<file path="flow/design.v">
module ExtendMUX(
	 input[23:0] in,
	 input[1:0] ImmSrc,
	 output reg[31:0] ExtImm
	 );
	integer i;
	always @ (*)
	begin
		case(ImmSrc)
		2'b00:  
		begin
			ExtImm[7:0] = in[7:0];
			for(i=8;i<32;i=i+1)
				ExtImm[i] = in[7];
		end
		2'b01: 
		begin
			ExtImm[11:0] = in[11:0];
			for(i=12;i<32;i=i+1)
				ExtImm[i] = 'b0;
		end
		2'b10:  
		begin
			ExtImm[1:0] = 2'b00;
			ExtImm[25:2] = in[23:0];
			for(i=26;i<32;i=i+1)
				ExtImm[i] = in[23];
		end
		default:
			ExtImm = 'h00000000;
		endcase
	end
endmodule
module RegisterFile(
	input clk,
	input reset,
	input we,
	input RegSrcW,
	input[1:0] RegSrc,
	input[3:0] addr1,
	input[3:0] addr2,
	input[3:0] addr3,
	input[3:0] waddr,
	input[31:0] wdata,
	input[31:0] pcin,
	output reg[31:0] data1,
	output reg[31:0] data2,
	output reg[31:0] data3,
	output[31:0] pcout
	);
	reg[31:0] registers[15:0];
	integer idx;
	assign pcout = registers[15] + 32'd4;
	always @ (negedge clk)
	begin
		if (reset)
		begin
			for(idx=0; idx<=15; idx=idx+1) begin
				registers[idx] <= 'h00000000;
			end
		end
		else
		  begin
			if(we)
					registers[waddr] <= wdata;
		    if (RegSrcW == 1'b1) registers[15] <= pcin;
			else if (waddr != 4'b1111)
			    registers[15] <= pcin;	
		end
	end
	always @ (posedge clk)
	begin
		if (reset)
		begin
			data1 <= 'h00000000;
			data2 <= 'h00000000;
		end
		else
	    begin
			if (addr1 == 15) begin
				data1 <= registers[15] +32'd8;
			end
			else begin
				if(RegSrc[0] != 1'b1)
					data1 <= registers[addr1];
				else
					data1 <= registers[15] + 32'd8;
			end
			if (addr2 == 15) begin
				data2 <= registers[15] + 32'd8;
			end
			else
			begin
					data2 <= registers[addr2];
			end
			if (addr3 == 15) begin
				data3 <= registers[15] + 32'd8;
			end
			else begin
				data3 <= registers[addr3];
			end
		end
	end
endmodule
module armreduced(
	input clk,
	input reset,
	output[31:0] pc,
	input[31:0] inst,
	input nIRQ,
	output[3:0] be,
	output[31:0] memaddr,
	output memwrite,
	output memread,
	output[31:0] writedata,
	input[31:0] readdata
	);
	wire PCSrcD, PCSrcE, PCSrcM, PCSrcW;
	wire RegWriteD, RegWriteE, RegWriteM, RegWriteW;
	wire MemtoRegD, MemtoRegE, MemtoRegM, MemtoRegW;
	wire MemWriteD, MemWriteE, MemWriteM;
	wire [3:0] ALUControlD, ALUControlE;
	wire BranchD, BranchE, BranchTakenE;
	wire ALUSrcD, ALUSrcE;
	wire FlagWriteD, FlagWriteE;
	wire [1:0] ImmSrcD;
	wire [1:0] RegSrcD;
	wire [3:0] condE;
	wire condEx;
	wire [3:0] NZCV, FlagsE;
	wire newPCSrcE, newRegWriteE, newMemWriteE;
	wire [3:0] ALUFlags;
	wire InvalidRegD, InvalidRegE;
	wire StallF, StallD;
	wire FlushD, FlushE;
	wire FlushCtrlD;
	wire [1:0] ForwardAE, ForwardBE;
	wire[31:0] PCPlus4F, PCBranch;
	wire[31:0] NextPC;
	wire [31:0] PCF;
	wire [31:0] ResultW;
	assign be = 4'b1111;
	assign PCBranch = ALUResultE;
	assign NextPC = (BranchTakenE == 1'b1) ? PCBranch : (PCSrcW == 1'b1) ? ResultW : PCPlus4F;
	RegisterWBIF _RegisterWBIF(.clk(clk), .en(~StallF), .PC(NextPC), .PCF(PCF), .reset(reset));
	wire [31:0] instF;
	wire [31:0] instD;
	assign pc = PCF;
	assign PCPlus4F = PCF + 32'd4;
	RegisterIFID _RegisterIFID(.instF(inst), .clk(clk), .clr(FlushD), .en(~StallD), .instD(instD), .reset(reset));
	wire [1:0] OpcodeD;
	wire [3:0] ReadAddr1, ReadAddr2, WriteAddr, WA3D;
	wire [31:0] ReadData1, ReadData2, ReadData3;
	assign OpcodeD = instD[27:26];
	assign ReadAddr1 = instD[19:16];
	assign ReadAddr2 = (RegSrcD[1] == 1'b0) ? instD[3:0] : instD[15:12];
	assign WA3D = instD[15:12];
	ctrlSig _ctrlSig(.op(OpcodeD), .funct(instD[25:20]), .ALUOp(ALUControlD), .ImmSrc(ImmSrcD), .RegSrc(RegSrcD),  
		.PCSrc(PCSrcD), .RegWrite(RegWriteD), .MemWrite(MemWriteD), .MemtoReg(MemtoRegD), 
		.ALUSrc(ALUSrcD), .Svalue(FlagWriteD), .Branch(BranchD), .InvalidReg(InvalidRegD));
	wire newPCSrcD;
	assign newPCSrcD = (instD[15:12] == 4'b1111 && instD[24:21] == 4'b1101) ? 1'b1 : 1'b0;
	wire[31:0] pcoutD, pcoutE, pcoutM, pcoutW;	
	RegisterFile _RegisterFile(.clk(clk), .reset(reset), .we(RegWriteW), .RegSrcW(RegSrcW), .RegSrc(RegSrcD), 
		.addr1(ReadAddr1), .addr2(ReadAddr2), .addr3(WA3D), .waddr(WA3W), .wdata(ResultW), .pcin(PCF), 
		.data1(ReadData1), .data2(ReadData2), .data3(ReadData3), .pcout(pcoutD));
    wire IsReadAddr1_ValidD; 
    wire IsReadAddr2_ValidD;  
    assign IsReadAddr1_ValidD = ((instD[25:21] == 4'b1101 && OpcodeD == 2'b00) || BranchD)?  1'b0 : 1'b1;
    assign IsReadAddr2_ValidD = ( RegSrcD[1] == 1'b0 || (OpcodeD == 2'b01 && instD[20] == 1'b1 ) || (instD[25:21] ==4'b1101 &&
    OpcodeD == 2'b00)) ? 1'b1 : 1'b0;
	wire [31:0] ExtImmD;
	ExtendMUX _ExtendMUX(.in(instD[23:0]), .ImmSrc(ImmSrcD), .ExtImm(ExtImmD));
    wire RegSrcE;
	wire [1:0] OpcodeE;
    wire [3:0] ReadAddr1E, ReadAddr2E;
    wire [31:0] ReadData1E, ReadData2E;
    wire [3:0] WA3E, newWA3E;
    wire [31:0] ExtImmE;
	RegisterIDEXE _RegisterIDEXE(.ReadAddr1D(ReadAddr1), .ReadAddr2D(ReadAddr2), .OpcodeD(OpcodeD),
		.PCSrcD(newPCSrcD), .RegWriteD(RegWriteD), .MemtoRegD(MemtoRegD), .MemWriteD(MemWriteD),
        .ALUControlD(ALUControlD),.BranchD(BranchD),.ALUSrcD(ALUSrcD),.FlagWriteD(FlagWriteD),
		.CondD(instD[31:28]),.FlagsD(NZCV), .RegSrcD(RegSrcD[0]),
		.ReadData1D(ReadData1), .ReadData2D(ReadData2), .WriteAddress3D(WA3D),
		.ExtImmD(ExtImmD), .IsReadAddr1_ValidD(IsReadAddr1_ValidD), .IsReadAddr2_ValidD(IsReadAddr2_ValidD),
		.pcoutD(pcoutD), .clk(clk), .clr(FlushE), .reset(reset), .flushCtrlSig(FlushCtrlD),
        .ReadAddr1E(ReadAddr1E), .ReadAddr2E(ReadAddr2E), .OpcodeE(OpcodeE),
		.PCSrcE(PCSrcE),.RegWriteE(RegWriteE), .MemtoRegE(MemtoRegE),.MemWriteE(MemWriteE),
		.ALUControlE(ALUControlE),.BranchE(BranchE),.ALUSrcE(ALUSrcE), .FlagWriteE(FlagWriteE),
		.condE(condE),.FlagsE(FlagsE), .RegSrcE(RegSrcE),
		.ReadData1E(ReadData1E),.ReadData2E(ReadData2E),.WriteAddress3E(WA3E),
		.ExtImmE(ExtImmE), .IsReadAddr1_ValidE(IsReadAddr1_ValidE), .IsReadAddr2_ValidE(IsReadAddr2_ValidE), .pcoutE(pcoutE)
    );
	wire [31:0] WriteDataE, ALUResultE;
    wire [31:0] SrcAE,SrcBE; 
    wire IsReadAddr1_ValidE, IsReadAddr2_ValidE;
    assign  newWA3E = (BranchTakenE) ? 4'd14 : WA3E;
    assign SrcAE = (ForwardAE == 2'b00) ? ReadData1E : (ForwardAE == 2'b01) ? ResultW : ALUOutM;
    assign WriteDataE = (ForwardBE == 2'b00) ? ReadData2E :(ForwardBE == 2'b01) ? ResultW : ALUOutM;
    assign SrcBE = (ALUSrcE == 1'b0) ? WriteDataE : ExtImmE;
    ALU32bit _ALU32bit (.SrcA(SrcAE), .SrcB(SrcBE), .ALUOp(ALUControlE), .ALUResult(ALUResultE), .ALUFlags(ALUFlags));
	conditionUnit _conditionUnit(.FlagWriteE(FlagWriteE), .condE(condE), .FlagsE(FlagsE), .ALUFlags(ALUFlags), 
		.NZCV(NZCV), .condEx(condEx));
	assign BranchTakenE = BranchE & condEx;
    assign newPCSrcE = PCSrcE & condEx;
    assign newRegWriteE = RegWriteE & condEx;
    assign newMemWriteE = MemWriteE & condEx;
	wire [3:0] WA3M;
    wire [31:0] WriteDataM;
    wire [31:0] ALUOutM;
    wire RegSrcM;
    wire BranchTakenM, BranchTakenW;
    RegisterEXEMEM _RegisterEXEMEM(
		.PCSrcE(newPCSrcE),.RegWriteE(newRegWriteE),.MemtoRegE(MemtoRegE),.MemWriteE(newMemWriteE),
        .clk(clk), .reset(reset),
		.ALUResultE(ALUResultE),.WriteDataE(WriteDataE),.WA3E(newWA3E), .RegSrcE(RegSrcE), .pcoutE(pcoutE), .BranchTakenE(BranchTakenE), 
        .PCSrcM(PCSrcM), .RegWriteM(RegWriteM), .MemtoRegM(MemtoRegM), .MemWriteM(MemWriteM), 
        .WriteDataM(WriteDataM),.ALUOutM(ALUOutM), .WA3M(WA3M), .RegSrcM(RegSrcM), .pcoutM(pcoutM), .BranchTakenM(BranchTakenM));
	assign memaddr = ALUOutM;
    assign memread = 1'b1;  
    assign memwrite = MemWriteM;
    assign writedata = WriteDataM;
	wire [31:0] ReadDataW, ALUOutW;
	wire [3:0] WA3W;
	wire RegSrcW;
	RegisterMEMWB _RegisterMEMWB(
		.clk(clk),
		.reset(reset),
		.PCSrcM(PCSrcM),
		.RegWriteM(RegWriteM),
		.MemtoRegM(MemtoRegM),
		.ALUOutM(ALUOutM),
		.ReadDataM(readdata),
		.WA3M(WA3M),
		.RegSrcM(RegSrcM),
		.pcoutM(pcoutM),
		.BranchTakenM(BranchTakenM),
		.PCSrcW(PCSrcW),
		.RegWriteW(RegWriteW),
		.MemtoRegW(MemtoRegW),
		.ReadDataW(ReadDataW),
		.ALUOutW(ALUOutW),
		.WA3W(WA3W),
		.RegSrcW(RegSrcW),
		.pcoutW(pcoutW),
		.BranchTakenW(BranchTakenW));
	assign ResultW = (BranchTakenW) ? pcoutW : (MemtoRegW == 1'b1) ? ReadDataW : ALUOutW;
	StallforControlHazard _StallforControlHazard(.newPCSrcE(newPCSrcE), .PCSrcM(PCSrcM), .PCSrcW(PCSrcW), 
	 .BranchTakenE(BranchTakenE), .FlushD(FlushD), .FlushE(FlushE));
    StallforDataHazard _StallforDataHazard(
		.ReadRegister1(ReadAddr1), .ReadRegister2(ReadAddr2),.WriteRegisterE(WA3E),
		.OpcodeE(OpcodeE), .RegWriteE(RegWriteE), .BranchTakenE(BranchTakenE),
		.StallF(StallF),.StallD(StallD),.FlushCtrlD(FlushCtrlD), .IsReadAddr1_ValidE(IsReadAddr1_ValidE),
		.WriteRegisterW(WA3W), .RegWriteW(RegWriteW));
	ForwardforDataHazard _ForwardforDataHazard(
    	.ReadAddr1E(ReadAddr1E), .ReadAddr2E(ReadAddr2E),
		.WriteAddrM(WA3M),.regWriteM(RegWriteM),
    	.WriteAddrW(WA3W), .regWriteW(RegWriteW), 
		.ForwardAE(ForwardAE), .ForwardBE(ForwardBE),
		.IsReadAddr1_ValidE(IsReadAddr1_ValidE), 
        .IsReadAddr2_ValidE(IsReadAddr2_ValidE) 
		);
endmodule
module RegisterIFID(
    input [31:0] instF,
    input clk,
    input clr,
    input en,
    input reset,
    output reg [31:0] instD
);
    always @(negedge clk) begin
        if (clr)
            instD <= 32'd0;
        else if (reset)
            instD <= 32'd0;
        else if (en)
            instD <= instF;
        else 
            instD <= instD;
    end
endmodule
module RegisterIDEXE(
    input [3:0]ReadAddr1D,
    input [3:0]ReadAddr2D,
    input [1:0]OpcodeD,
    input PCSrcD,
    input RegWriteD,
    input MemtoRegD,
    input MemWriteD,
    input [3:0] ALUControlD,
    input BranchD,
    input ALUSrcD,
    input FlagWriteD,
    input [3:0] CondD,
    input [3:0] FlagsD,
    input RegSrcD,
    input [31:0] ReadData1D,
    input [31:0] ReadData2D,
    input [3:0] WriteAddress3D,
    input [31:0] ExtImmD,
    input flushCtrlSig,
    input InvalidRegD,
    input IsReadAddr1_ValidD,
    input IsReadAddr2_ValidD,
    input [31:0]pcoutD,
    input clk,
    input clr,
    input reset,
    output reg [3:0] ReadAddr1E,
    output reg [3:0] ReadAddr2E,
    output reg [1:0] OpcodeE,
    output reg PCSrcE,
    output reg RegWriteE,
    output reg MemtoRegE,
    output reg MemWriteE,
    output reg [3:0] ALUControlE,
    output reg BranchE,
    output reg ALUSrcE,
    output reg FlagWriteE,
    output reg [3:0] condE,
    output reg [3:0] FlagsE,
    output reg RegSrcE,
    output reg [31:0] ReadData1E,
    output reg [31:0] ReadData2E,
    output reg [3:0] WriteAddress3E,
    output reg [31:0] ExtImmE,
    output reg InvalidRegE,
    output reg IsReadAddr1_ValidE,
    output reg IsReadAddr2_ValidE,
    output reg [31:0] pcoutE
);
    always @(negedge clk) begin
        if (clr) begin
            ReadAddr1E <= 4'b0;
            ReadAddr2E <= 4'b0;
            OpcodeE <= 2'b0;
            PCSrcE <= 1'b0;
            RegWriteE <= 1'b0;
            MemtoRegE <= 1'b0;
            MemWriteE <= 1'b0;
            ALUControlE <= 4'b0000;
            BranchE <= 1'b0;
            ALUSrcE <= 1'b0;
            FlagWriteE <= 1'b0;
            condE <= 4'b0;
            RegSrcE <= 1'b0;
            ReadData1E <= 32'b0;
            ReadData2E <= 32'b0;
            WriteAddress3E <= 4'b0;
            ExtImmE <= 32'b0;
            InvalidRegE <= 1'b0;
            IsReadAddr1_ValidE <= 1'b0; 
            IsReadAddr2_ValidE <= 1'b0;
            pcoutE <= 32'b0;
            FlagsE <= 4'b0000;
        end
        else if (reset) begin
            ReadAddr1E <= 4'b0;
            ReadAddr2E <= 4'b0;
            OpcodeE <= 2'b0;
            PCSrcE <= 1'b0;
            RegWriteE <= 1'b0;
            MemtoRegE <= 1'b0;
            MemWriteE <= 1'b0;
            ALUControlE <= 4'b0000;
            BranchE <= 1'b0;
            ALUSrcE <= 1'b0;
            FlagWriteE <= 1'b0;
            condE <= 4'b0;
            RegSrcE <= 1'b0;
            FlagsE <= 4'b0;
            ReadData1E <= 32'b0;
            ReadData2E <= 32'b0;
            WriteAddress3E <= 4'b0;
            ExtImmE <= 32'b0;
            InvalidRegE <= 1'b0;
            IsReadAddr1_ValidE <= 1'b0; 
            IsReadAddr2_ValidE <= 1'b0;
            pcoutE <= 32'b0;
            FlagsE <= 4'b0000;
		end
        else begin
            if (flushCtrlSig == 1'b1) begin
                PCSrcE <= 1'b0;
                RegWriteE <= 1'b0;
                MemtoRegE <= 1'b0;
                MemWriteE <= 1'b0;
                ALUControlE <= 4'b0000;
                BranchE <= 1'b0;
                ALUSrcE <= 1'b0;
                FlagWriteE <= 1'b0;
                condE <= 4'b0;     
                RegSrcE <= 1'b0;
                InvalidRegE <= 1'b0;   
                IsReadAddr1_ValidE <= 1'b0; 
                IsReadAddr2_ValidE <= 1'b0;
            end
            else begin
                PCSrcE <= PCSrcD;
                RegWriteE <= RegWriteD;
                MemtoRegE <= MemtoRegD;
                MemWriteE <= MemWriteD;
                ALUControlE <= ALUControlD;
                BranchE <= BranchD;
                ALUSrcE <= ALUSrcD;
                FlagWriteE <= FlagWriteD;
                condE <= CondD;
                RegSrcE <= RegSrcD;
                InvalidRegE <= InvalidRegD;
                IsReadAddr1_ValidE <= IsReadAddr1_ValidD; 
                IsReadAddr2_ValidE <= IsReadAddr2_ValidD; 
            end
            ReadAddr1E <= ReadAddr1D;
            ReadAddr2E <= ReadAddr2D;
            OpcodeE <= OpcodeD;
            ReadData1E <= ReadData1D;
            ReadData2E <= ReadData2D;
            WriteAddress3E <= WriteAddress3D;
            ExtImmE <= ExtImmD;
            pcoutE <= pcoutD;
            FlagsE <= FlagsD;
        end
    end
endmodule
module RegisterEXEMEM(
   input PCSrcE,
   input RegWriteE,
   input MemtoRegE,
   input MemWriteE,
   input clk,
   input reset,
   input [31:0] ALUResultE,
   input [31:0] WriteDataE,
   input [3:0] WA3E,
   input RegSrcE,
   input [31:0]pcoutE,
   input BranchTakenE,
   output reg PCSrcM,
   output reg RegWriteM,
   output reg MemtoRegM,
   output reg MemWriteM,
   output reg [3:0] WA3M,
   output reg [31:0] WriteDataM,
   output reg [31:0] ALUOutM,
   output reg RegSrcM,
   output reg [31:0]pcoutM,
   output reg BranchTakenM
   );
   always @ (negedge clk) begin
      if (reset) begin
            PCSrcM <= 1'b0;
            RegWriteM <= 1'b0;
            MemtoRegM <= 1'b0;
            MemWriteM <= 1'b0;
            WA3M <= 4'b0;
            ALUOutM <= 32'b0;
            WriteDataM <= 32'b0;
            RegSrcM <= 1'b0;
            pcoutM <= 32'b0;
            BranchTakenM <= 1'b0;
      end
      else
            PCSrcM <= PCSrcE;
            RegWriteM <= RegWriteE;
            MemtoRegM <= MemtoRegE;
            MemWriteM <= MemWriteE;
            WA3M <= WA3E;
            ALUOutM <= ALUResultE;
            WriteDataM <= WriteDataE;
            RegSrcM <= RegSrcE;
            pcoutM <= pcoutE;
            BranchTakenM <= BranchTakenE;
      end
endmodule
module RegisterMEMWB(
   input clk,
   input reset,
   input PCSrcM,
   input RegWriteM,
   input MemtoRegM,
   input [31:0] ALUOutM,
   input [31:0] ReadDataM,
   input [3:0] WA3M,
   input RegSrcM,
   input [31:0]pcoutM,
   input BranchTakenM,
   output reg PCSrcW,
   output reg RegWriteW,
   output reg MemtoRegW,
   output reg [31:0]ReadDataW,
   output reg [31:0] ALUOutW,
   output reg [3:0] WA3W,
   output reg RegSrcW,
   output reg [31:0]pcoutW,
   output reg BranchTakenW
);
 always @ (negedge clk) begin
      if (reset) begin
            PCSrcW <= 1'b0;
            RegWriteW <= 1'b0;
            MemtoRegW <= 1'b0;
            ReadDataW <= 32'b0;
            ALUOutW <= 32'b0;
            WA3W <= 4'b0;
            RegSrcW <= 1'b0;
            pcoutW <= 32'b0;
            BranchTakenW <= 1'b0;
      end
      else
           PCSrcW <= PCSrcM;
           RegWriteW <= RegWriteM;
           MemtoRegW <= MemtoRegM;
           ReadDataW <= ReadDataM;
           ALUOutW <= ALUOutM;
           WA3W <= WA3M;
           RegSrcW <= RegSrcM;
           pcoutW <= pcoutM;
           BranchTakenW <= BranchTakenM;
      end
endmodule
module RegisterWBIF(
    input clk,
    input en,
    input [31:0] PC,
    input reset,
    output reg [31:0] PCF
);
    always @(negedge clk) begin
		if (reset)
			PCF <= 'h00000000;
        else if (en)
            PCF <= PC;
        else
            PCF <= PCF;
    end
endmodule
module StallforControlHazard(
    input newPCSrcE,
    input PCSrcM,
    input PCSrcW,
    input BranchTakenE,
    output reg FlushD,
    output reg FlushE
);
  always @(*) begin
    if (BranchTakenE == 1'b1) begin
       FlushD = 1'b1;
       FlushE = 1'b1;
    end
    else if (newPCSrcE == 1'b1 || PCSrcM == 1'b1 || PCSrcW == 1'b1) begin
       FlushD = 1'b1;
       FlushE = 1'b1;
    end
    else begin
       FlushD = 1'b0;
       FlushE = 1'b0;
    end
  end
endmodule
module StallforDataHazard(
    input [3:0] ReadRegister1,
    input [3:0] ReadRegister2,
    input [3:0] WriteRegisterE,
    input [3:0] WriteRegisterW,
    input [1:0] OpcodeE,
    input RegWriteE,
    input RegWriteW,
    input BranchTakenE,
    input IsReadAddr1_ValidE,
    output reg StallF,
    output reg StallD,
    output reg FlushCtrlD
);
    always @(*) begin
        if (RegWriteE == 1'b1 && OpcodeE == 2'b01 && (WriteRegisterE == ReadRegister1 || WriteRegisterE == ReadRegister2
    )) begin  
                StallF = 1;  
                StallD = 1;
                FlushCtrlD = 1;
          end
        else if (BranchTakenE == 1'b0 && RegWriteW == 1'b1 && (WriteRegisterW == ReadRegister1 || WriteRegisterW == ReadRegister2))
           begin StallF = 1; StallD = 1; FlushCtrlD = 1;
           end
        else begin
            StallF = 0;
            StallD = 0;
            FlushCtrlD = 0;
        end
    end
endmodule
module ForwardforDataHazard(
    input [3:0] ReadAddr1E,
    input [3:0] ReadAddr2E,
    input InvalidRegE,  
    input [3:0] WriteAddrM,
    input regWriteM,
    input [3:0] WriteAddrW,
    input regWriteW,
    input IsReadAddr1_ValidE, 
    input IsReadAddr2_ValidE, 
    output reg [1:0] ForwardAE,
    output reg [1:0] ForwardBE
);
    wire match1EM;
    wire match1EW;
    wire match2EM;
    wire match2EW;
    assign match1EM = (ReadAddr1E == WriteAddrM) ? 1'b1 : 1'b0;
    assign match1EW = (ReadAddr1E == WriteAddrW) ? 1'b1 : 1'b0;
    assign match2EM = (ReadAddr2E == WriteAddrM) ? 1'b1 : 1'b0;
    assign match2EW = (ReadAddr2E == WriteAddrW) ? 1'b1 : 1'b0;
    always @(*) begin
        begin
            if (match1EM && regWriteM)
                ForwardAE = 2'b10;
            else if (match1EW && regWriteW)
                ForwardAE = 2'b01;
            else
                ForwardAE = 2'b00;
        end
        begin
            if (match2EM && regWriteM)
                ForwardBE = 2'b10;
            else if (match2EW && regWriteW)
                ForwardBE = 2'b01;
            else
                ForwardBE = 2'b00;
        end
    end
endmodule
module ctrlSig(
	input [1:0] op,
	input [5:0] funct,
	output reg [3:0] ALUOp,
	output reg [1:0] ImmSrc,
	output reg [1:0] RegSrc,
	output reg PCSrc,
	output reg RegWrite,
	output reg MemWrite,
	output reg MemtoReg,
	output reg ALUSrc,
	output reg Svalue,
	output reg Branch,
	output reg InvalidReg
	);
	wire [3:0] cmd = funct[4:1];
	wire cmpOnly = (cmd[3:2] == 2'b10);
	always @ (*)
	begin
		ALUOp = 4'b0100;
		ImmSrc = 2'b00;
		RegSrc = 2'b00;
		PCSrc = 1'b0;
		RegWrite = 1'b0;
		MemWrite = 1'b0;
		MemtoReg = 1'b0;
		ALUSrc = 1'b0;
		Svalue = 1'b0;
		Branch = 1'b0;
		InvalidReg = 1'b0;
		case(op)
		2'b00:  
		begin
			ALUOp = cmd;
			ImmSrc = 2'b00;
			ALUSrc = funct[5];
			RegWrite = ~cmpOnly;
			Svalue = funct[0] | cmpOnly;
		end
		2'b01:  
		begin
			ALUOp = funct[3] ? 4'b0100 : 4'b0010;
			ImmSrc = 2'b01;
			ALUSrc = 1'b1;
			RegWrite = funct[0];
			MemtoReg = funct[0];
			MemWrite = ~funct[0];
			RegSrc = {~funct[0], 1'b0};
		end
		2'b10:  
		begin
			ALUOp = 4'b0100;
			ImmSrc = 2'b10;
			ALUSrc = 1'b1;
			RegSrc = 2'b01;
			Branch = 1'b1;
			RegWrite = funct[4];
		end
		default: ;
		endcase
	end
endmodule
module ALU32bit(
	input [31:0] SrcA,
	input [31:0] SrcB,
	input [3:0] ALUOp,
	output reg [31:0] ALUResult,
	output [3:0] ALUFlags
	);
	reg [32:0] sum;
	reg arith;
	reg [31:0] opA, opB;
	always @ (*)
	begin
		arith = 1'b0;
		opA = SrcA;
		opB = SrcB;
		sum = 33'd0;
		case(ALUOp)
		4'b0000, 4'b1000: ALUResult = SrcA & SrcB;        
		4'b0001, 4'b1001: ALUResult = SrcA ^ SrcB;        
		4'b0010, 4'b0110, 4'b1010:                        
		begin
			arith = 1'b1;
			opB = ~SrcB;
			sum = {1'b0, SrcA} + {1'b0, ~SrcB} + 33'd1;
			ALUResult = sum[31:0];
		end
		4'b0011, 4'b0111:                                 
		begin
			arith = 1'b1;
			opA = SrcB;
			opB = ~SrcA;
			sum = {1'b0, SrcB} + {1'b0, ~SrcA} + 33'd1;
			ALUResult = sum[31:0];
		end
		4'b0100, 4'b0101, 4'b1011:                        
		begin
			arith = 1'b1;
			sum = {1'b0, SrcA} + {1'b0, SrcB};
			ALUResult = sum[31:0];
		end
		4'b1100: ALUResult = SrcA | SrcB;                 
		4'b1101: ALUResult = SrcB;                        
		4'b1110: ALUResult = SrcA & ~SrcB;                
		default: ALUResult = ~SrcB;                       
		endcase
	end
	assign ALUFlags[3] = ALUResult[31];
	assign ALUFlags[2] = (ALUResult == 32'd0);
	assign ALUFlags[1] = arith & sum[32];
	assign ALUFlags[0] = arith & (opA[31] == opB[31]) & (ALUResult[31] != opA[31]);
endmodule
module conditionUnit(
	input FlagWriteE,
	input [3:0] condE,
	input [3:0] FlagsE,
	input [3:0] ALUFlags,
	output [3:0] NZCV,
	output reg condEx
	);
	wire N = FlagsE[3];
	wire Z = FlagsE[2];
	wire C = FlagsE[1];
	wire V = FlagsE[0];
	always @ (*)
	begin
		case(condE)
		4'b0000: condEx = Z;                  
		4'b0001: condEx = ~Z;                 
		4'b0010: condEx = C;                  
		4'b0011: condEx = ~C;                 
		4'b0100: condEx = N;                  
		4'b0101: condEx = ~N;                 
		4'b0110: condEx = V;                  
		4'b0111: condEx = ~V;                 
		4'b1000: condEx = C & ~Z;             
		4'b1001: condEx = ~C | Z;             
		4'b1010: condEx = (N == V);           
		4'b1011: condEx = (N != V);           
		4'b1100: condEx = ~Z & (N == V);      
		4'b1101: condEx = Z | (N != V);       
		default: condEx = 1'b1;               
		endcase
	end
	assign NZCV = (FlagWriteE & condEx) ? ALUFlags : FlagsE;
endmodule
</file>
<file path="flow/run.sh">
#!/bin/bash
# the make line also repeats each setting of config.mk as NAME=value (left out here)
make -C /OpenROAD-flow-scripts/flow DESIGN_CONFIG=/design/flow/config.mk WORK_HOME=/design/flow/orfs CLKGATE_MAP_FILE= finish
</file>
<file path="flow/config.mk">
export PLATFORM = sky130hd
export DESIGN_NAME = armreduced
export DESIGN_NICKNAME = armreduced
export VERILOG_FILES = /design/flow/design.v
export SDC_FILE = /design/flow/constraint.sdc
export NUM_CORES = 4
export LEC_CHECK = 0
export CAP_MARGIN = 20
export CORE_MARGIN = 2
export CORE_UTILIZATION = 70
export CTS_CLUSTER_SIZE = 16
export SETUP_SLACK_MARGIN = 1.29
export SLEW_MARGIN = 20
</file>
<file path="flow/constraint.sdc">
create_clock -name core_clock -period 9.41 [get_ports {clk}]
set_input_delay 1.8820 -clock core_clock [delete_from_list [all_inputs] [get_ports {clk}]]
set_output_delay 1.8820 -clock core_clock [all_outputs]
set_load 0.01 [all_outputs]
</file>
==> results.txt, run 1 <==
Implementation results. Yosys attributes the largest share of cell area to edfxtp_1, dfxtp_1, mux4_2, nor2_1, nand2_1. After Yosys synthesis, and, or, nand and nor cells account for a little under a fifth of the synthesized area. The tool reported: "[ERROR GRT-0228] Horizontal edge usage exceeds the maximum allowed. (15, 13) usage=65535 limit=3200". Share of synthesized area occupied by flip-flops and latches landed at between 40% and 50%. Summed over all instances, the cell type with the most area after synthesis is edfxtp_1.

Per the placement log, port buffering inserted 162 buffers. Synthesized area landed at 53,100 um2. Number of buffers between clock root and the deepest sink landed at 3. The cell-mix breakdown from Yosys lists the compound-gate area share as between 10% and 20%. In this run the number of H-tree levels came out at 3. The root buffer cell chosen for the clock tree is clkbuf_16. Xor and xnor fraction of the mapped netlist area landed at 2.11%. According to the floorplan report, the die height is about 280 um.

For this configuration, the core starts out at a cell density of a little under three quarters. The core region is about 75,000 um2. Total die area landed at 78,000 um2.

Multiplexer fraction of the synthesized cell area landed at 9.56%. Synthesis produced a netlist whose cell count is 5,502. The post-CTS hold buffer count recorded in the log is 0. Number of top-level pins landed at between 150 and 200. Per the synthesis report, the single largest cell type by area occupies between 20% and 30% of cell area.

The Yosys step of the flow raised 13 warnings. Last weighted congestion value of the routability-driven placer landed at 1.09. Per the Yosys statistics, synthesis produced between 5,000 and 6,000 cells. According to the CTS report, the clock sink count is 1,010. After synthesis, the most frequently instantiated cells are nor2_1, nand2_1, edfxtp_1, dfxtp_1, clkbuf_1. Count of library flops with an enable pin landed at approximately 510.

Width of the die landed at roughly 280 um. For this run, the chip area from Yosys synthesis comes to around 53,000 um2. The synthesis run identifies the leading combinational cell family as simple AND/OR/NAND/NOR gates. Half-perimeter wire length after detailed placement landed at ~130,000 um. The run stopped with a tool error.

Async set-or-reset flop fraction in the synthesized netlist landed at 0%. Number of buffers created by CTS landed at between 100 and 150. Count of standard-cell rows landed at approximately 100. nor2_1 is the most common cell in the netlist.

The synthesis report names the predominant flop master as edfxtp_1. Summing the areas of all fa, ha and maj instances in the mapped netlist gives 3.53% of the synthesized area. Counting distinct cell types in the post-synthesis netlist gives approximately 110. It got as far as 5_1_grt and failed there. Mean instance size in the synthesized netlist landed at approximately 9.6 um2. Synthesized flop and latch total landed at between 1,000 and 1,500.
## metrics by stage
step           hold slack (ns)  instances  worst slack (ns)  cell area, um2  util [%]
3_3_place_gp             0.310       6333             0.575           55600      74.5
3_5_place_dp             0.312       6333             0.531           55600      74.5
2_1_floorplan            0.310       5506              1.29           53200         -
4_1_cts                  0.280       7486              1.22           63200      84.6
## timing repair
item | in CTS
endpoints found under the setup margin | 120
gates cloned | 3
resized | 194
buffers inserted | 11
pin swaps | 0
==> inputs of run 2 (changes only) <==
- CORE_UTILIZATION: 70 -> 57
- CTS_CLUSTER_SIZE: 16 -> unset
- SETUP_SLACK_MARGIN: 1.29 -> 2.31
- clock period: 9.41 -> 9.4 ns (I/O delays scaled with it)
==> results.txt, run 2 <==
Implementation results. The height of the chip was 309 um (+11%). Share of synthesized area occupied by flip-flops and latches landed at 47.8% (unchanged). Summed over all routing layers, the global router reports a total usage of between 70 and 80%. Number of library cell types mapped by synthesis landed at 112 (unchanged). The yosys cell count was 5,502 (unchanged). The multiplexer fraction of the synthesized cell area was 9.56% (unchanged). The synthesized netlist cell count was 5,502 (unchanged). Yosys reports that the most numerous cell types are nor2_1, nand2_1, edfxtp_1, dfxtp_1, clkbuf_1.

The last weighted congestion value of the routability-driven placer came to 0.983 (-9.5%). Synthesized area landed at 53,100 um2 (unchanged). The flow did not finish. Number of top-level pins landed at 169 (unchanged). The count of library flops with an enable pin came to 512 (unchanged).

Xor and xnor fraction of the mapped netlist area landed at 2.11% (unchanged). The total instance count after detailed placement came to 6,611 (+4.4%). The post-synthesis share of cell area spent on and, or, nand and nor gates is 18.5% (unchanged). The area share of the largest cell type after synthesis came to 29.0% (unchanged). Half-perimeter wire length after detailed placement landed at 132,000 um (+2.3%). Post-cts hold-fix buffer tally landed at 0 (unchanged).

The first error in the log reads "[ERROR GRT-0116] Global routing finished with congestion. Check the congestion regions in the DRC Viewer". Summed over all layers, the global routing overflow is around 41. Core utilization before placement landed at 57.7% (-13 points). Synthesized flop and latch total landed at 1,010 (unchanged). By area the synthesized netlist is led by edfxtp_1, dfxtp_1, mux4_2, nor2_1, nand2_1.

Looking at the clock tree report, the root buffer type is clkbuf_16. The async set-or-reset flop fraction in the synthesized netlist is 0% (unchanged). The commonest register cell is edfxtp_1. Mean instance size in the synthesized netlist landed at 9.64 um2 (unchanged). Total of buffers placed on input and output ports landed at 162 (unchanged). In the post-synthesis netlist, the cell with the most instances is nor2_1.

Post-synthesis adder-cell area fraction landed at 3.53% (unchanged). The number of sinks on the clock net is 1,010 (unchanged). The number of buffers between clock root and the deepest sink is 3 (unchanged). Warning count from the yosys run landed at 13 (unchanged). The number of H-tree levels came to 3 (unchanged). Number of buffers created by CTS landed at 108 (+5.9%).

The run ended at 5_1_grt. The yosys synthesis chip area is 53,100 um2 (unchanged). Synthesized-area fraction occupied by ao, oa, aoi and oai cells landed at 14.1% (unchanged). The floorplan core area was 91,900 um2 (+23%). Count of standard-cell rows landed at 111 (+11%). Sorting the Yosys area breakdown by cell type puts at the top edfxtp_1.

The width of the die came to 309 um (+11%). Among the non-sequential cells, simple AND/OR/NAND/NOR gates take the most area. The total die area came to 95,500 um2 (+22%). The cell area after placement came to 56,400 um2 (+1.4%).
[run 2: what timing repair did]
item / CTS
buffers inserted: 305
setup endpoints to repair: 1339
cloned: 133
pin swaps: 135
resized: 1498
[run 2: routing by layer]
| layer | GRT overflow | track usage (%) |
|---|---|---|
| met3 | 0 | 59.6 |
| met2 | 14 | 88.2 |
| met5 | 0 | 39.0 |
| met1 | 2 | 72.0 |
| met4 | 25 | 69.8 |
[run 2: through the flow]
stage                     total power, W  hold slack [ns]  setup slack (ns)  util [%]
after CTS                         0.0153            0.310              1.58      80.2
after detailed placement         0.00893            0.312             0.592      61.4
after global placement           0.00892            0.309             0.679      61.4
after floorplan                  0.00771            0.310              1.47         -
==> inputs of run 3 (changes only) <==
- CORE_UTILIZATION: 57 -> 70
- CTS_CLUSTER_DIAMETER: unset -> 275
- CTS_CLUSTER_SIZE: unset -> 15
- MAX_ROUTING_LAYER: unset -> met4
- SETUP_SLACK_MARGIN: 2.31 -> 1.72
- clock period: 9.4 -> 9.41 ns (I/O delays scaled with it)
==> results.txt, run 3 <==
Implementation results. Last weighted congestion value of the routability-driven placer landed at 1.05 (+6.5%). Synthesized-area fraction occupied by ao, oa, aoi and oai cells landed at 14.1% (unchanged). Width of the die landed at 279 um (-9.6%).

Total die area landed at 78,000 um2 (-18%). Looking at the clock tree report, the root buffer type is clkbuf_16. Number of library cell types mapped by synthesis landed at 112 (unchanged). Final global-route overflow total landed at roughly 440. Half-perimeter wire length after detailed placement landed at 136,000 um (+2.5%). The synthesized netlist cell count is 5,502 (unchanged). The synthesis report names the predominant flop master as edfxtp_1. The xor and xnor fraction of the mapped netlist area was 2.11% (unchanged). The number of sinks on the clock net came to 1,010 (unchanged). Area share of the largest cell type after synthesis landed at 29.0% (unchanged). Total track usage landed at about 88%. Number of top-level pins landed at 169 (unchanged). Core utilization before placement landed at 71.0% (+13 points). Warning count from the yosys run landed at 13 (unchanged). The share of synthesized area occupied by flip-flops and latches was 47.8% (unchanged). The post-synthesis adder-cell area fraction was 3.53% (unchanged). Count of library flops with an enable pin landed at 512 (unchanged). The number of buffers created by CTS was 77 (-29%). The async set-or-reset flop fraction in the synthesized netlist was 0% (unchanged). The most frequently used library cell after synthesis is nor2_1. The biggest area contributor in the post-synthesis netlist is edfxtp_1.

Total of buffers placed on input and output ports landed at 162 (unchanged). Post-synthesis share of cell area spent on and, or, nand and nor gates landed at 18.5% (unchanged). Cell area after placement landed at 55,800 um2 (-1.2%). Multiplexer fraction of the synthesized cell area landed at 9.56% (unchanged). Yosys synthesis chip area landed at 53,100 um2 (unchanged). Synthesized flop and latch total landed at 1,010 (unchanged). Among the non-sequential cells, simple AND/OR/NAND/NOR gates take the most area. Synthesized area landed at 53,100 um2 (unchanged). The number of buffers between clock root and the deepest sink came to 3 (unchanged). The setup slack at placement is 0.655 ns (+0.0629 ns). The flow did not finish. Count of standard-cell rows landed at 100 (-9.9%). According to the logs, the last stage reached was 5_1_grt. Yosys reports that the most numerous cell types are nor2_1, nand2_1, edfxtp_1, dfxtp_1, clkbuf_1. The first error in the log reads "[ERROR GRT-0116] Global routing finished with congestion. Check the congestion regions in the DRC Viewer". The yosys cell count was 5,502 (unchanged). The main area contributors are edfxtp_1, dfxtp_1, mux4_2, nor2_1, nand2_1. The height of the chip came to 279 um (-9.6%). Floorplan core area landed at 74,700 um2 (-19%).

Mean instance size in the synthesized netlist landed at 9.64 um2 (unchanged). Number of H-tree levels landed at 3 (unchanged).
run 3: layer usage:
layer | GRT usage (%) | overflow
met1 | 86.5 | 29
met4 | 87.3 | 171
met2 | 96.9 | 189
met5 | - | -
met3 | 79.3 | 52
run 3: what timing repair did:
item,4_1_cts
gates resized,733
hold buffers,0
endpoints found under the setup margin,526
buffers inserted,92
pin swaps,33
gates cloned,16
run 3: metrics by stage:
stage / instances / hold slack (ns) / power (W)
after global placement: 6338 / 0.310 / 0.00889
after detailed placement: 6339 / 0.312 / 0.00895
after CTS: 7492 / 0.300 / 0.0139
after floorplan: 5506 / 0.310 / 0.00763
==> inputs of run 4 (changes only) <==
- CELL_PAD_IN_SITES_DETAIL_PLACEMENT: unset -> 0
- CELL_PAD_IN_SITES_GLOBAL_PLACEMENT: unset -> 3
- CORE_ASPECT_RATIO: unset -> 1.62
- CORE_UTILIZATION: 70 -> 31
- CTS_CLUSTER_DIAMETER: 275 -> 291
- CTS_CLUSTER_SIZE: 15 -> unset
- MAX_ROUTING_LAYER: met4 -> unset
- PLACE_DENSITY_LB_ADDON: unset -> 0.04
- SETUP_SLACK_MARGIN: 1.72 -> 1.71
- SLEW_MARGIN: 20 -> 30
- clock period: 9.41 -> 24.6 ns (I/O delays scaled with it)
==> results.txt, run 4 <==
The implementation run finished. TritonCTS built the clock tree. Cell depth of the worst hold path landed at 0. The first global-routing pass estimated roughly 340,000 um of wire. In the CTS report, the clock slew at the register clock pins of the worst setup and hold paths is listed as roughly 0.04 ns. The synthesized netlist cell count is 5,502 (unchanged). The report counts max-capacitance violations totalling 0. Total of buffers placed on input and output ports landed at 162 (unchanged). Violation count after the first detailed-routing iteration landed at a little over 3,000. Power density of the placed cells landed at just under 90 nW/um2. The number of buffers between clock root and the deepest sink was 3 (unchanged). The slowest stage of the critical path belongs to the cell nor3b_1. Per the timing report, the biggest fanout along the worst path comes to 38. Final global-route overflow total landed at 0.

Core utilization before placement landed at 31.2% (-40 points). Per the power-grid run, VDD falls by no more than between 0.06 and 0.07 mV. The quantity of gates resized following cts was 0 (-100%).

The count of library flops with an enable pin was 512 (unchanged). The floorplan core area was 170,000 um2 (+130%). The width of the die came to 329 um (+18%).

Number of library cell types mapped by synthesis landed at 112 (unchanged). The worst setup path is captured at a flop. Looking at the reg2reg group, the worst path starts from _RegisterIFID.instD[27]$_SDFFE_NP0N_. Relative slew slack landed at about a quarter. The initial antenna violation count is 7.

Buffers plus inverters on the worst setup path landed at 4. The count of standard-cell rows was 193 (+93%). The routed layout has 46,800 vias. Transition time at the pin with the least slew margin landed at between 1 and 1.5 ns. Setup repair after global routing left no endpoint under its margin. For reference, the critical path cell chain is buf_4, buf_4, nor2b_1, nor3b_1, nand3_2, buf_4, nand2b_2, buf_4. The critical path endpoint has a required time of 12.62 ns. Total sequential power landed at just under 0.002 W. In this run the static leakage power is 27.0 nW. Per STA, the startpoint of the critical path is reset. By startpoint and endpoint, the worst setup path is classified as primary input to flop.

Yosys attributes the largest share of cell area to edfxtp_1, dfxtp_1, mux4_2, nor2_1, nand2_1. Buffer count from post-CTS setup fixing landed at 0 (-100%). After detailed routing, the number of remaining DRC violations is 0.

Setup slack on the worst flop-to-flop path landed at ~7.1 ns. Total track usage landed at between 20 and 30%. Entering global routing, the biggest net connects 140 pins. The first TritonRoute pass finished after 6 iterations. The switching portion of total power comes to approximately 37%. The flow ran to the end and the layout has no timing, DRC or antenna violations. Count of cells along the worst register-to-register path landed at 15. In this run, power in the clock network comes to 0.00241 W. Data arrival time of the worst path landed at about 8 ns. Synthesized-area fraction occupied by ao, oa, aoi and oai cells landed at 14.1% (unchanged). Hold timing on the final database bottoms out at a slack of roughly 0.31 ns. The clock reaches the later pin of the worst-skew pair after around 0.74 ns. STA classifies the critical path startpoint as a primary input. The area share of the largest cell type after synthesis was 29.0% (unchanged). The number of buffers created by CTS was 112 (+45%). Net total in the final layout landed at around 6,700.

Per the final timing report, the hold violations number 0. Total die area landed at 175,000 um2 (+120%). The timing report gives the biggest stage delay along the critical path as 0.66 ns. Synthesized flop and latch total landed at 1,010 (unchanged).

The height of the chip is 531 um (+90%). The via count of the first global-routing pass was ~48,000. Yosys cell count landed at 5,502 (unchanged).

The kind of cell with the highest combined delay along the critical path is buffers and inverters. The half-perimeter wire length after detailed placement came to 172,000 um (+27%). Number of H-tree levels landed at 3 (unchanged).

Warning count from the yosys run landed at 13 (unchanged). Post-route setup TNS landed at 0 ns. Post-synthesis share of cell area spent on and, or, nand and nor gates landed at 18.5% (unchanged). In this run the most critical hold path is launched from _RegisterIDEXE.pcoutE[7]$_SDFF_NP0_.

Portion of total power attributed to sequential cells landed at 35.1%. Wire length reported by the detailed router landed at approximately 240,000 um. Cell count along the critical path landed at 8. Cell internal power dissipation landed at 0.00355 W. The last weighted congestion value of the routability-driven placer is 0.914 (-13%). Sorting the Yosys area breakdown by cell type puts at the top edfxtp_1. The cell sitting at the root of the clock tree is a clkbuf_16. The synthesis run identifies the leading combinational cell family as simple AND/OR/NAND/NOR gates. Post-detailed-route count of antenna-violating nets landed at 0.

Part of the total power dissipated in combinational logic landed at between 20% and 30%. Synthesized area landed at 53,100 um2 (unchanged). The number of top-level pins came to 169 (unchanged). The worst hold path belongs to the class flop to flop. Between clock sinks in the finished design, the worst skew comes to between 0.05 and 0.06 ns. The most numerous cell type found on the critical path is buf_4. The mean instance size in the synthesized netlist is 9.64 um2 (unchanged). Power drawn by the combinational cells landed at about 0.0013 W.

Ratio of routed vias to standard cells landed at ~5.3. Final-report max-slew violation count landed at 0. The commonest cells after synthesis are nor2_1, nand2_1, edfxtp_1, dfxtp_1, clkbuf_1.

Clock network fraction of design power landed at 42.3%. The most common cell in the synthesized netlist is nor2_1. Among all flip-flop cells after synthesis, the most frequent one is edfxtp_1. Net load switching power landed at around 0.0021 W.

After detailed routing, the average wire length per cell comes to between 20 and 30 um. The share of synthesized area occupied by flip-flops and latches was 47.8% (unchanged). Yosys synthesis chip area landed at 53,100 um2 (unchanged). The critical path ends at _RegisterFile.registers[12][20]$_SDFFCE_NN0P_.

Multiplexer fraction of the synthesized cell area landed at 9.56% (unchanged). Async set-or-reset flop fraction in the synthesized netlist landed at 0% (unchanged). The post-synthesis adder-cell area fraction was 3.53% (unchanged). Count of tool warnings landed at between 1,000 and 1,500. The final timing report counts setup violations totalling 0. The largest part of the power goes to clock. Looking at the hold checks, the worst path lands on _RegisterEXEMEM.pcoutM[7]$_DFF_N_. The post-cts hold-fix buffer tally came to 0 (unchanged).

From synthesis to final layout, the design area changed by 21.9%. The xor and xnor fraction of the mapped netlist area came to 2.11% (unchanged). The worst register-to-register path ends at _RegisterFile.data2[23]$_SDFF_PP0_. The number of sinks on the clock net came to 1,010 (unchanged).
[run 4: final cells by class]
class / instances / area (um2)
Timing Repair Buffer: 316 / 2800
Tap cell: 2242 / 2810
Clock buffer: 115 / 2880
Fill cell: 17600 / 106000
Inverter: 141 / 532
Antenna cell: 4 / 10.0
Multi-Input combinational cell: 3911 / 25700
Clock inverter: 1030 / 4530
Sequential cell: 1010 / 25400
[run 4: layer usage]
| metal | global-route usage, % | routed length [um] | vias up |
|---|---|---|---|
| met2 | 48.5 | 126000 | 1438 |
| met1 | 30.9 | 94200 | 23300 |
| li1 | - | - | 21600 |
| met3 | 4.16 | 9880 | 390 |
| met4 | 14.9 | 11400 | 2 |
| met5 | 0 | 10 | - |
[run 4: per-stage QoR]
| step | std cells | total power, W | util [%] | instance area (um2) | setup WS [ns] |
|---|---|---|---|---|---|
| 3_5_place_dp | 7620 | 0.00352 | 33.6 | 57200 | 4.07 |
| 5_1_grt | 8766 | 0.00603 | 38.0 | 64600 | 4.75 |
| 4_1_cts | 8764 | 0.00578 | 38.0 | 64600 | 4.79 |
| 6_report | 8769 | 0.00568 | 38.0 | 64700 | 4.78 |
| 2_1_floorplan | 5506 | 0.00292 | - | 53100 | 5.30 |
| 3_3_place_gp | 7620 | 0.00352 | 33.6 | 57200 | 4.10 |
==> inputs of run 5 (changes only) <==
- CELL_PAD_IN_SITES_DETAIL_PLACEMENT: 0 -> unset
- CELL_PAD_IN_SITES_GLOBAL_PLACEMENT: 3 -> unset
- CORE_ASPECT_RATIO: 1.62 -> unset
- CORE_UTILIZATION: 31 -> 70
- CTS_CLUSTER_DIAMETER: 291 -> unset
- CTS_CLUSTER_SIZE: unset -> 44
- PLACE_DENSITY_LB_ADDON: 0.04 -> unset
- SETUP_SLACK_MARGIN: 1.71 -> 1.73
- SLEW_MARGIN: 30 -> 20
- clock period: 24.6 -> 9.4 ns (I/O delays scaled with it)
==> results.txt, run 5 <==
Implementation results. Async set-or-reset flop fraction in the synthesized netlist landed at 0% (unchanged). The number of buffers created by CTS was 104 (-7.1%). By instance count, the leading cell after synthesis is nor2_1. The share of synthesized area occupied by flip-flops and latches is 47.8% (unchanged).

After synthesis, the most frequently instantiated cells are nor2_1, nand2_1, edfxtp_1, dfxtp_1, clkbuf_1. The mean instance size in the synthesized netlist is 9.64 um2 (unchanged). The warning count from the yosys run was 13 (unchanged). Total of buffers placed on input and output ports landed at 162 (unchanged). Xor and xnor fraction of the mapped netlist area landed at 2.11% (unchanged). The yosys cell count is 5,502 (unchanged). The post-cts hold-fix buffer tally was 0 (unchanged). The first error in the log reads "[ERROR GRT-0116] Global routing finished with congestion. Check the congestion regions in the DRC Viewer". Global routing consumed, over all layers together, a little over nine tenths of the routing resources. The synthesized netlist cell count is 5,502 (unchanged). Width of the die landed at 279 um (-15%). The height of the chip was 279 um (-47%).

The floorplan core area is 74,700 um2 (-56%). By area the synthesized netlist is led by edfxtp_1, dfxtp_1, mux4_2, nor2_1, nand2_1. Of the combinational cells, the family taking the most area is simple AND/OR/NAND/NOR gates. The number of H-tree levels came to 3 (unchanged). The number of sinks on the clock net came to 1,010 (unchanged).

The flow halted during 5_1_grt. Last weighted congestion value of the routability-driven placer landed at 1.05 (+15%). Among all flip-flop cells after synthesis, the most frequent one is edfxtp_1.

The post-synthesis adder-cell area fraction was 3.53% (unchanged). Summed over all instances, the cell type with the most area after synthesis is edfxtp_1. The count of standard-cell rows came to 100 (-48%). The core utilization before placement was 71.0% (+40 points). Synthesized-area fraction occupied by ao, oa, aoi and oai cells landed at 14.1% (unchanged). The multiplexer fraction of the synthesized cell area was 9.56% (unchanged). Synthesized area landed at 53,100 um2 (unchanged). In this run the clock root is driven by a clkbuf_16. The flow did not finish.

Synthesized flop and latch total landed at 1,010 (unchanged). The number of top-level pins is 169 (unchanged). The post-synthesis share of cell area spent on and, or, nand and nor gates is 18.5% (unchanged). Yosys synthesis chip area landed at 53,100 um2 (unchanged). The total die area is 78,000 um2 (-55%).

Count of library flops with an enable pin landed at 512 (unchanged). The area share of the largest cell type after synthesis came to 29.0% (unchanged). Half-perimeter wire length after detailed placement landed at 137,000 um (-21%). Final global-route overflow total landed at between 2,000 and 2,500.

Number of library cell types mapped by synthesis landed at 112 (unchanged). The number of buffers between clock root and the deepest sink came to 3 (unchanged).
[run 5: routing by layer]
metal / overflow / GRT usage (%)
met1: 206 / 93.0
met2: 917 / 103
met3: 197 / 90.6
met4: 664 / 101
met5: 38 / 84.5
[run 5: metrics by stage]
step                worst slack [ns]  std cells  instance area (um2)  hold WS, ns
floorplan                       1.47       5506                53400        0.310
detailed placement             0.781       6338                55700        0.312
CTS                             1.55       7603                64900        0.296
global placement               0.878       6338                55700        0.310
[run 5: repair_timing]
action                     CTS
setup endpoints to repair  308
pin swaps                   15
gates resized              738
hold endpoints to repair     0
setup buffers              102
gates cloned                24
==> inputs of run 6 (changes only) <==
- ABC_AREA: unset -> 0
- CAP_MARGIN: 20 -> 0
- CELL_PAD_IN_SITES_DETAIL_PLACEMENT: unset -> 1
- CELL_PAD_IN_SITES_GLOBAL_PLACEMENT: unset -> 3
- CORE_ASPECT_RATIO: unset -> 0.52
- CORE_MARGIN: 2 -> 4
- CORE_UTILIZATION: 70 -> 40
- CTS_CLUSTER_SIZE: 44 -> 48
- GPL_ROUTABILITY_DRIVEN: unset -> 1
- GPL_TIMING_DRIVEN: unset -> 0
- MIN_ROUTING_LAYER: unset -> met2
- PLACE_DENSITY: unset -> 0.54
- SETUP_SLACK_MARGIN: 1.73 -> -1.15
- SLEW_MARGIN: 20 -> 25
- TNS_END_PERCENT: unset -> 95
- clock period: 9.4 -> 20.0 ns (I/O delays scaled with it)
==> results.txt, run 6 <==
Implementation results. Synthesized-area fraction occupied by ao, oa, aoi and oai cells landed at 14.1% (unchanged). The number of top-level pins was 169 (unchanged). The flow stopped in 5_1_grt. The global routing report lists combined usage of all routing layers as just under 90%.

The run stopped with a tool error. Post-synth the commonest register cell is edfxtp_1. Among the non-sequential cells, simple AND/OR/NAND/NOR gates take the most area.

The mean instance size in the synthesized netlist was 9.64 um2 (unchanged). The buffer count from post-CTS setup fixing was 0 (-100%). Share of synthesized area occupied by flip-flops and latches landed at 47.8% (unchanged). Yosys cell count landed at 5,502 (unchanged).

By count the netlist is led by nor2_1, nand2_1, edfxtp_1, dfxtp_1, clkbuf_1. The number of buffers between clock root and the deepest sink was 3 (unchanged). Post-synthesis adder-cell area fraction landed at 3.53% (unchanged). Total of buffers placed on input and output ports landed at 162 (unchanged). The tool reported: "[ERROR GRT-0116] Global routing finished with congestion. Check the congestion regions in the DRC Viewer". The number of library cell types mapped by synthesis is 112 (unchanged).

Warning count from the yosys run landed at 13 (unchanged). The core utilization before placement came to 40.3% (-31 points). Yosys synthesis chip area landed at 53,100 um2 (unchanged).

Async set-or-reset flop fraction in the synthesized netlist landed at 0% (unchanged). Final global-route overflow total landed at between 5,000 and 6,000. Synthesized netlist cell count landed at 5,502 (unchanged). The count of standard-cell rows is 96 (-4.0%). Xor and xnor fraction of the mapped netlist area landed at 2.11% (unchanged). Half-perimeter wire length after detailed placement landed at 254,000 um (+86%).

Height of the chip landed at 271 um (-3.1%). The last weighted congestion value of the routability-driven placer came to 1.35 (+28%). In this run the clock root is driven by a clkbuf_16. The quantity of gates resized following cts was 0 (-100%). Post-cts hold-fix buffer tally landed at 0 (unchanged). The number of H-tree levels came to 3 (unchanged). Area share of the largest cell type after synthesis landed at 29.0% (unchanged). Post-synthesis share of cell area spent on and, or, nand and nor gates landed at 18.5% (unchanged). The width of the die came to 513 um (+84%). Count of library flops with an enable pin landed at 512 (unchanged). Per the synthesis report, the dominant area consumer among library cells is edfxtp_1. In the post-synthesis netlist, the biggest area contributors are edfxtp_1, dfxtp_1, mux4_2, nor2_1, nand2_1.

The number of buffers created by CTS came to 102 (-1.9%). Number of sinks on the clock net landed at 1,010 (unchanged). Synthesized area landed at 53,100 um2 (unchanged). The floorplan core area came to 132,000 um2 (+76%).

The synthesis stats list as the most numerous cell nor2_1. Total die area landed at 139,000 um2 (+78%). Synthesized flop and latch total landed at 1,010 (unchanged). The multiplexer fraction of the synthesized cell area was 9.56% (unchanged).
[run 6: metal layers]
layer,global-route usage (%),GRT overflow
met1,-,-
met3,115,4797
met2,81.7,124
met5,94.0,429
met4,54.3,88
[run 6: stage by stage]
| stage | area (um2) | util [%] | instances | worst slack (ns) |
|---|---|---|---|---|
| 2_1_floorplan | 53100 | - | 5506 | 3.92 |
| 3_3_place_gp | 56900 | 43.2 | 7432 | 1.63 |
| 3_5_place_dp | 57400 | 43.6 | 7446 | 1.61 |
| 4_1_cts | 64500 | 48.9 | 8579 | 2.35 |
==> inputs of run 7 (changes only) <==
- CELL_PAD_IN_SITES_DETAIL_PLACEMENT: 1 -> 2
- CORE_UTILIZATION: 40 -> 49
- SLEW_MARGIN: 25 -> 20
==> results.txt, run 7 <==
Implementation results. The run stopped with a tool error. The flow stopped in 3_1_place_gp_skip_io. The tool reported: "[ERROR GPL-0301] Utilization 100.801 % exceeds 100%".

Synthesized flop and latch total landed at 1,010 (unchanged). The floorplan core area came to 107,000 um2 (-19%).

The number of library cell types mapped by synthesis is 112 (unchanged). Synthesized netlist cell count landed at 5,502 (unchanged). The synthesized design spends more area on one cell type than any other, namely edfxtp_1. Looking at the gate-level netlist, the highest instance count belongs to nor2_1. Count of library flops with an enable pin landed at 512 (unchanged). Count of standard-cell rows landed at 86 (-10%). Mean instance size in the synthesized netlist landed at 9.64 um2 (unchanged). The multiplexer fraction of the synthesized cell area came to 9.56% (unchanged). Yosys cell count landed at 5,502 (unchanged). Width of the die landed at 464 um (-9.5%). The synthesis report lists the most area-consuming cells as edfxtp_1, dfxtp_1, mux4_2, nor2_1, nand2_1. The yosys synthesis chip area was 53,100 um2 (unchanged). Async set-or-reset flop fraction in the synthesized netlist landed at 0% (unchanged). Total die area landed at 114,000 um2 (-18%). The share of synthesized area occupied by flip-flops and latches came to 47.8% (unchanged). The core utilization before placement came to 49.8% (+9.5 points).

The xor and xnor fraction of the mapped netlist area was 2.11% (unchanged). Post-synthesis adder-cell area fraction landed at 3.53% (unchanged). Height of the chip landed at 245 um (-9.4%). For reference, the top logic cell family by area is simple AND/OR/NAND/NOR gates.

The warning count from the yosys run came to 13 (unchanged). Post-synthesis share of cell area spent on and, or, nand and nor gates landed at 18.5% (unchanged). For this run, the leading register cell type out of synthesis is edfxtp_1. The area share of the largest cell type after synthesis was 29.0% (unchanged). Synthesized-area fraction occupied by ao, oa, aoi and oai cells landed at 14.1% (unchanged). Synthesized area landed at 53,100 um2 (unchanged).

The commonest cells after synthesis are nor2_1, nand2_1, edfxtp_1, dfxtp_1, clkbuf_1.
==> inputs of run 8 (changes only) <==
- ABC_AREA: 0 -> unset
- CAP_MARGIN: 0 -> 20
- CELL_PAD_IN_SITES_DETAIL_PLACEMENT: 2 -> unset
- CELL_PAD_IN_SITES_GLOBAL_PLACEMENT: 3 -> unset
- CORE_ASPECT_RATIO: 0.52 -> unset
- CORE_MARGIN: 4 -> 2
- CORE_UTILIZATION: 49 -> 40
- CTS_CLUSTER_SIZE: 48 -> unset
- GPL_ROUTABILITY_DRIVEN: 1 -> unset
- GPL_TIMING_DRIVEN: 0 -> unset
- MIN_ROUTING_LAYER: met2 -> unset
- PLACE_DENSITY: 0.54 -> unset
- SETUP_SLACK_MARGIN: -1.15 -> unset
- TNS_END_PERCENT: 95 -> unset
- clock period: 20.0 -> 14.0 ns (I/O delays scaled with it)
==> results.txt, run 8 <==
The implementation run finished. Total number of vias landed at 47,700. between 150 and 200 I/O pins were placed. The count of standard-cell rows came to 133 (+55%).

The run finished with no timing, DRC or antenna violations. The async set-or-reset flop fraction in the synthesized netlist is 0% (unchanged). Max fanout on the critical path was recorded as 18. STA classifies the critical path startpoint as a primary input. The worst setup path is of the primary input to flop kind. The multiplexer fraction of the synthesized cell area came to 9.56% (unchanged). Setup slack on the worst flop-to-flop path landed at approximately 2.6 ns.

Post-synthesis adder-cell area fraction landed at 3.53% (unchanged). Among cell families on the critical path, the largest total delay comes from simple AND/OR/NAND/NOR gates. Buffer count from post-CTS setup fixing landed at 0.

Quantity of gates resized following cts landed at 0. The finished design was reported to have a net count of 6,623. Xor and xnor fraction of the mapped netlist area landed at 2.11% (unchanged). The post-synthesis share of cell area spent on and, or, nand and nor gates came to 18.5% (unchanged). Synthesized flop and latch total landed at 1,010 (unchanged).

Setup skew after layout landed at just under 0.04 ns. Yosys cell count landed at 5,502 (unchanged). Cell internal power dissipation landed at 0.00622 W.

Warning count from the yosys run landed at 13 (unchanged). Once detail routing completed, the nets flagged for antenna violations numbered 0. Global routing used 29.2% of the available tracks across all layers. Wire length reported by the detailed router landed at slightly above 200,000 um. Height of the chip landed at 368 um (+50%). Traced cell by cell, the critical path runs through buf_4, nor3_1, o21ai_4, nor2_1, or4b_1, nor4bb_1, nand4_1, nand2_1. Violation count after the first detailed-routing iteration landed at roughly 5,500.

CTS built an H-tree with a depth of 3. Synthesized netlist cell count landed at 5,502 (unchanged). OpenSTA lists the critical path startpoint as reset. Final-layout worst hold slack landed at slightly above 0.3 ns. All stages included, the depth of the critical timing path comes to 8. Dividing the detail-routed wire length by the instance count gives approximately 25 um. The synthesized area was 53,100 um2 (unchanged). By area, the combinational part of the netlist is dominated by simple AND/OR/NAND/NOR gates. Synthesis-to-layout area growth landed at 20.1%. According to the timing report, the data required time at the worst endpoint equals approximately 7.7 ns. Part of the total power dissipated in combinational logic landed at between 20 and 25%.

The yosys synthesis chip area is 53,100 um2 (unchanged). Yosys instantiated no cell more often than nor2_1. Looking at the clock tree report, the root buffer type is clkbuf_16. Synthesized-area fraction occupied by ao, oa, aoi and oai cells landed at 14.1% (unchanged). No sink is reached through more buffers than the 3 on the longest clock path.

For this design the ratio of total power to cell area is roughly 150 nW/um2. Entering global routing, the biggest net connects 129 pins. TritonCTS built the clock tree. Registers are responsible for 35.5% of the overall power. Looking at the reg2reg group, the worst path starts from _RegisterIFID.instD[27]$_SDFFE_NP0N_.

Data arrival time of the worst path landed at ~5.8 ns. The synthesis report names the predominant flop master as edfxtp_1. Transition time at the pin with the least slew margin landed at 1.16 ns.

STA classifies the critical path endpoint as a flop. The post-CTS hold buffer count recorded in the log is 0. Count of tool warnings landed at ~1,100. The count of library flops with an enable pin came to 512 (unchanged). The share of synthesized area occupied by flip-flops and latches came to 47.8% (unchanged). The final report lists the setup-violating endpoint count as 0. Net load switching power landed at 0.00364 W. In the power breakdown, the biggest contributor is clock. Worst ir drop on vdd landed at between 0.1 and 0.15 mV. The total die area came to 136,000 um2 (+19%). Final number of hold-violating endpoints landed at 0. Count of maximum capacitance violations landed at 0.

After routing, the total negative slack on setup checks comes to 0 ns. Sequential cells consume a total of 0.00350 W. The mean instance size in the synthesized netlist was 9.64 um2 (unchanged). The floorplan core area was 132,000 um2 (+23%). Switching fraction of total power landed at 36.9%. Of the total power, the clock network draws between 40 and 50%. The number of library cell types mapped by synthesis is 112 (unchanged). On the worst setup and hold paths after CTS, the clock-pin slew comes to 0.04 ns. In this run, power in combinational logic comes to 0.00216 W.

edfxtp_1 takes more of the synthesized area than any other cell. The clock network consumes a total of 0.00419 W. Width of the die landed at 368 um (-21%).

The script extracted a total leakage power of 26.8 nW. The core utilization before placement is 40.3% (-9.4 points).

For the worst min-delay path, the startpoint reported by OpenROAD is _RegisterEXEMEM.MemtoRegM$_DFF_N_. After synthesis, the most frequently instantiated cells are nor2_1, nand2_1, edfxtp_1, dfxtp_1, clkbuf_1. For reference, the final report shows the max-slew violation count at 0. The most critical setup path has its endpoint at _RegisterIDEXE.FlagsE[2]$_SDFFE_NP0P_. After legalization and detailed placement, the total HPWL measured between 100,000 and 150,000 um.

Total of buffers placed on input and output ports landed at between 150 and 200. RePlAce ended its routability-driven mode at a weighted congestion of between 0.9 and 1. Buffers plus inverters on the worst setup path landed at 1. Number of fillers in the final layout landed at about 12,000. The endpoint identified for the worst register-to-register timing path is _RegisterFile.data2[13]$_SDFF_PP0_.

Per the layout area report, the combinational gate area comes to about 26,000 um2. Ratio of routed vias to standard cells landed at approximately 5.8. On the critical path, the stage with the largest delay is an instance of nor4bb_1.

Number of sinks on the clock net landed at 1,010. Clock latency on the worst-skew pair landed at roughly 0.74 ns. Relative slew slack landed at 22.8%. Count of cells along the worst register-to-register path landed at 11.

Yosys attributes the largest share of cell area to edfxtp_1, dfxtp_1, mux4_2, nor2_1, nand2_1. Hold analysis lists the worst path endpoint as _RegisterMEMWB.MemtoRegW$_DFF_N_. Cell depth of the worst hold path landed at 0.

Biggest cell delay along the critical path landed at between 0.8 and 0.9 ns. Number of buffers created by CTS landed at ~110. Initial antenna violation count landed at 4. Number of design rule violations left after detail routing landed at 0. Via count of the first global-routing pass landed at between 40,000 and 50,000. The area share of the largest cell type after synthesis came to 29.0% (unchanged). Setup repair after global routing left no endpoint under its margin. Length of the first detailed-routing pass in iterations landed at 6. The min-delay analysis places its worst path in the category flop to flop. Recorded from the global router log, the overflow total was 0.

Storage element area landed at around 25,000 um2. The first global-routing pass estimated slightly below 300,000 um of wire.
==> run 8: area by class of cell <==
type | instances | area share [%]
flip-flops and latches | 1010 | 39.8
inverters | 141 | 0.834
well taps | 1755 | 3.44
repair buffers | 287 | 4.12
clock buffers | 119 | 4.59
clock inverters | 1030 | 7.06
multi-input cells | 3911 | 40.2
diodes | 1 | 0.00393
==> run 8: per-stage QoR <==
stage / util, % / cell area [um2] / instances / setup WS [ns] / power (W)
global placement: 42.8 / 56300 / 7104 / 1.21 / 0.00602
global route: 48.4 / 63700 / 8253 / 1.91 / 0.0104
floorplan: - / 53100 / 5506 / 2.12 / 0.00512
finish: 48.4 / 63700 / 8254 / 1.84 / 0.00986
CTS: 48.4 / 63700 / 8253 / 1.95 / 0.00987
detailed placement: 42.8 / 56300 / 7105 / 1.22 / 0.00603
==> run 8: metal layers <==
| metal | wire (um) | up-vias | part of all wire (%) | global-route usage, % |
|---|---|---|---|---|
| met3 | 18000 | 384 | 8.8 | 6.24 |
| met5 | 11 | - | 0.0054 | 0 |
| met4 | 9520 | 2 | 4.7 | 15.9 |
| li1 | - | 21500 | - | - |
| met1 | 80000 | 23200 | 39 | 37.0 |
| met2 | 95800 | 2573 | 47 | 46.4 |
Power is estimated from default activity; no workload was simulated.
